==> job 1340 <==
// multiplier
module multiplier (
    output Ready,
    output Valid,
    output [31:0] R,
    input [15:0] X,
    input [15:0] Y,
    input Clk,
    input Rst
);
    wire [31:0] tmpR;
    Mul mul_1 (tmpR, X, Y);
    Outputer o_0 (Ready, Valid, R, tmpR, Clk, Rst);
endmodule
==> flow/config.mk <==
export PLATFORM = sky130hd
export DESIGN_NAME = multiplier
export DESIGN_NICKNAME = multiplier
export VERILOG_FILES = /design/flow/design.v
export SDC_FILE = /design/flow/constraint.sdc
export NUM_CORES = 4
export LEC_CHECK = 0
export ABC_AREA = 1
export CAP_MARGIN = 20
export CORE_ASPECT_RATIO = 0.5
export CORE_MARGIN = 2
export CORE_UTILIZATION = 72
export CTS_CLUSTER_DIAMETER = 288
export CTS_CLUSTER_SIZE = 99
export PLACE_DENSITY = 0.36
export SLEW_MARGIN = 20
export TNS_END_PERCENT = 10
==> flow/constraint.sdc <==
create_clock -name core_clock -period 4.9 [get_ports {Clk}]
set_input_delay 0.9800 -clock core_clock [delete_from_list [all_inputs] [get_ports {Clk}]]
set_output_delay 0.9800 -clock core_clock [all_outputs]
set_load 0.01 [all_outputs]
run.sh (not shown) runs the stock make flow with config.mk's settings and CLKGATE_MAP_FILE=.
==> job 7659: changes against job 1340 <==
==> flow/config.mk (replaced) <==
export PLATFORM = sky130hd
export DESIGN_NAME = multiplier
export DESIGN_NICKNAME = multiplier
export VERILOG_FILES = /design/flow/design.v
export SDC_FILE = /design/flow/constraint.sdc
export NUM_CORES = 4
export LEC_CHECK = 0
export CAP_MARGIN = 20
export CELL_PAD_IN_SITES_DETAIL_PLACEMENT = 2
export CORE_ASPECT_RATIO = 1.88
export CORE_MARGIN = 2
export CORE_UTILIZATION = 28
export CTS_CLUSTER_SIZE = 75
export MIN_ROUTING_LAYER = met1
export SETUP_SLACK_MARGIN = 0.69
export SLEW_MARGIN = 30
export TNS_END_PERCENT = 70
==> flow/constraint.sdc (replaced) <==
create_clock -name core_clock -period 14.3 [get_ports {Clk}]
set_input_delay 2.8600 -clock core_clock [delete_from_list [all_inputs] [get_ports {Clk}]]
set_output_delay 2.8600 -clock core_clock [all_outputs]
set_load 0.01 [all_outputs]
==> job 4980: changes against job 1340 <==
==> flow/config.mk (replaced) <==
export PLATFORM = sky130hd
export DESIGN_NAME = multiplier
export DESIGN_NICKNAME = multiplier
export VERILOG_FILES = /design/flow/design.v
export SDC_FILE = /design/flow/constraint.sdc
export NUM_CORES = 4
export LEC_CHECK = 0
export CAP_MARGIN = 20
export CORE_MARGIN = 2
export CORE_UTILIZATION = 40
export SLEW_MARGIN = 20
==> flow/constraint.sdc (replaced) <==
create_clock -name core_clock -period 13.0 [get_ports {Clk}]
set_input_delay 2.6000 -clock core_clock [delete_from_list [all_inputs] [get_ports {Clk}]]
set_output_delay 2.6000 -clock core_clock [all_outputs]
set_load 0.01 [all_outputs]
==> comparison <==
Job 1340 failed in clock tree synthesis on DPL-0038. Job 4980 produced a clean layout. Job 7659 completed, yet does not pass: negative setup slack. Against job 7659, the final cell count of job 4980 is smaller by about 3.7%. Sequential power: job 7659 is lower than job 4980 (about 9%). First-iteration DRC count: job 7659 is larger than job 4980 (30%). Against job 7659, the worst hold slack of job 4980 is worse by 0.040 ns. Of job 4980 and job 7659, job 7659 has the higher via count (gap 13%, measured against job 7659). Final area: job 4980 is lower than job 7659 (about 0.7%). In job 7659 the global-route usage is higher than in job 4980, by 1.6 points. Synthesized area: job 1340 is smaller than job 7659 (about 17%). Routed wire length: job 4980 is smaller than job 7659 (38%). Die area: job 7659 > job 4980 > job 1340. Of job 7659 and job 4980, job 7659 has the higher total power (gap 27%, measured against job 4980).

---

==> run K: inputs <==
Starting RTL as in the previous note.
Settings: LEC_CHECK=0, CAP_MARGIN=20, CELL_PAD_IN_SITES_DETAIL_PLACEMENT=0, CORE_ASPECT_RATIO=1.88, CORE_MARGIN=2, CORE_UTILIZATION=67, CTS_CLUSTER_SIZE=75, HOLD_SLACK_MARGIN=-0.01, MIN_ROUTING_LAYER=met1, SETUP_SLACK_MARGIN=0.69, SLEW_MARGIN=10, TNS_END_PERCENT=5; clock period 9.48 ns.
==> run E: changes against run K <==
Settings changed: ABC_AREA set to 1, CELL_PAD_IN_SITES_DETAIL_PLACEMENT 0 to unset, CORE_ASPECT_RATIO 1.88 to unset, CORE_UTILIZATION 67 to 69, CTS_CLUSTER_SIZE 75 to unset, HOLD_SLACK_MARGIN -0.01 to unset, MIN_ROUTING_LAYER met1 to unset, SETUP_SLACK_MARGIN 0.69 to unset, SLEW_MARGIN 10 to 20, TNS_END_PERCENT 5 to unset.
==> flow/constraint.sdc (replaced) <==
create_clock -name core_clock -period 8.47 [get_ports {Clk}]
set_input_delay 1.6940 -clock core_clock [delete_from_list [all_inputs] [get_ports {Clk}]]
set_output_delay 1.6940 -clock core_clock [all_outputs]
set_load 0.01 [all_outputs]
==> qor summary <==
| item | run E | run K |
|---|---|---|
| Instance tally after logic synthesis | 1,344 | 1,576 |
| MUX area fraction | 0 | 0.0178 |
| Area of the placeable core | 0.0133 mm2 | 0.0167 mm2 |
| Post-synthesis cell count from yosys | 1,344 | 1,576 |
| Placement Cell Area | 0.0124 mm2 | 0.0144 mm2 |
| Syn nets | 1,570 | 1,802 |
| Pre-CTS WS | -3430 ps | -3890 ps |
| Post-Synth XOR/XNOR Area | 0.0314 | 0.0665 |
| Final GP Congestion | 1.09 | 1.24 |
| Horizontal die size | 121 um | 98.9 um |
| Synthesized area divided by synthesized cell count | 7.03 um2 | 7.19 um2 |
| Number of placed cells counting well taps | 1,799 | 2,035 |
| Simple logic cell fraction of the synthesized area | 0.166 | 0.162 |
| Post-DP HPWL | 33.4 mm | 40.8 mm |
| Netlist Area Pre-Place | 0.00945 mm2 | 0.0113 mm2 |
| Adder Area Share | 0.322 | 0.271 |
| Result of the run | did not finish | did not finish |
| Stage where the flow stopped | 4_1_cts | 5_1_grt |
| Synthesized chip area reported by yosys | 0.00945 mm2 | 0.0113 mm2 |
| Effective utilization at floorplan | 0.711 | 0.680 |
| Die Y | 121 um | 182 um |
| Area of the die | 0.0147 mm2 | 0.0180 mm2 |
| Fraction of the mapped netlist area in compound gates | 0.256 | 0.302 |
| Part of the Yosys area used for sequential elements | 0.0827 | 0.0690 |
| Tally of unique sky130hd cells used after synthesis | 55 | 78 |
| Placement row count | 42 | 65 |
| Proportion of netlist area held by the largest area contributor | 0.182 | 0.152 |

---

==> v32 <==
Starting RTL as in the previous note.
Settings: LEC_CHECK=0, ABC_AREA=0, CAP_MARGIN=35, CELL_PAD_IN_SITES_DETAIL_PLACEMENT=0, CORE_MARGIN=2, CORE_UTILIZATION=50, CTS_CLUSTER_DIAMETER=329, CTS_CLUSTER_SIZE=98, GPL_ROUTABILITY_DRIVEN=0, HOLD_SLACK_MARGIN=0.24, MAX_ROUTING_LAYER=met4, PLACE_DENSITY_LB_ADDON=0.3, SLEW_MARGIN=30, TNS_END_PERCENT=5; clock period 15.0 ns.
==> v8 (differences from v32) <==
==> flow/config.mk (replaced) <==
export PLATFORM = sky130hd
export DESIGN_NAME = multiplier
export DESIGN_NICKNAME = multiplier
export VERILOG_FILES = /design/flow/design.v
export SDC_FILE = /design/flow/constraint.sdc
export NUM_CORES = 4
export LEC_CHECK = 0
export ABC_AREA = 1
export CAP_MARGIN = 20
export CORE_MARGIN = 2
export CORE_UTILIZATION = 70
export CTS_CLUSTER_DIAMETER = 27
export SETUP_SLACK_MARGIN = 2.14
export SLEW_MARGIN = 20
==> flow/constraint.sdc (replaced) <==
create_clock -name core_clock -period 8.75 [get_ports {Clk}]
set_input_delay 1.7500 -clock core_clock [delete_from_list [all_inputs] [get_ports {Clk}]]
set_output_delay 1.7500 -clock core_clock [all_outputs]
set_load 0.01 [all_outputs]
==> v33 (differences from v32) <==
==> flow/config.mk (replaced) <==
export PLATFORM = sky130hd
export DESIGN_NAME = multiplier
export DESIGN_NICKNAME = multiplier
export VERILOG_FILES = /design/flow/design.v
export SDC_FILE = /design/flow/constraint.sdc
export NUM_CORES = 4
export LEC_CHECK = 0
export CAP_MARGIN = 20
export CORE_MARGIN = 2
export CORE_UTILIZATION = 27
export SLEW_MARGIN = 20
==> flow/constraint.sdc (replaced) <==
create_clock -name core_clock -period 14.6 [get_ports {Clk}]
set_input_delay 2.9200 -clock core_clock [delete_from_list [all_inputs] [get_ports {Clk}]]
set_output_delay 2.9200 -clock core_clock [all_outputs]
set_load 0.01 [all_outputs]
==> v24 (differences from v32) <==
==> flow/config.mk (replaced) <==
export PLATFORM = sky130hd
export DESIGN_NAME = multiplier
export DESIGN_NICKNAME = multiplier
export VERILOG_FILES = /design/flow/design.v
export SDC_FILE = /design/flow/constraint.sdc
export NUM_CORES = 4
export LEC_CHECK = 0
export ABC_AREA = 0
export CAP_MARGIN = 20
export CORE_MARGIN = 2
export CORE_UTILIZATION = 63
export CTS_CLUSTER_DIAMETER = 126
export GPL_TIMING_DRIVEN = 1
export HOLD_SLACK_MARGIN = 0.08
export MAX_ROUTING_LAYER = met4
export PLACE_DENSITY_LB_ADDON = 0.01
export SLEW_MARGIN = 35
==> flow/constraint.sdc (replaced) <==
create_clock -name core_clock -period 20.5 [get_ports {Clk}]
set_input_delay 4.1000 -clock core_clock [delete_from_list [all_inputs] [get_ports {Clk}]]
set_output_delay 4.1000 -clock core_clock [all_outputs]
set_load 0.01 [all_outputs]
==> results <==
- v32 completed with no timing, DRC or antenna violations. v24 produced a clean layout. v33 passed the timing, design-rule and antenna checks. v8 did not get past clock tree synthesis.
- Of v24 and v33, v24 has the higher setup slack (gap 3.0 ns).
- The lowest hold slack belongs to v33, the highest to v24.
- Global-route usage: v24 > v32 > v33.
- Final cell count: v24 < v32 < v33.
- In v24 the total power is smaller than in v32, by 28%.
- Final area: v32 is lower than v33 (4.5%).
- In v32 the core utilization is higher than in v33, by 25 points.
- Sequential share of layout area: v33 < v32 < v24.
- Critical path depth: v32 < v33 < v24.
- In count of clock-buffer cells in the layout, v24 and v32 do not differ.
Power is estimated from default activity; no workload was simulated.
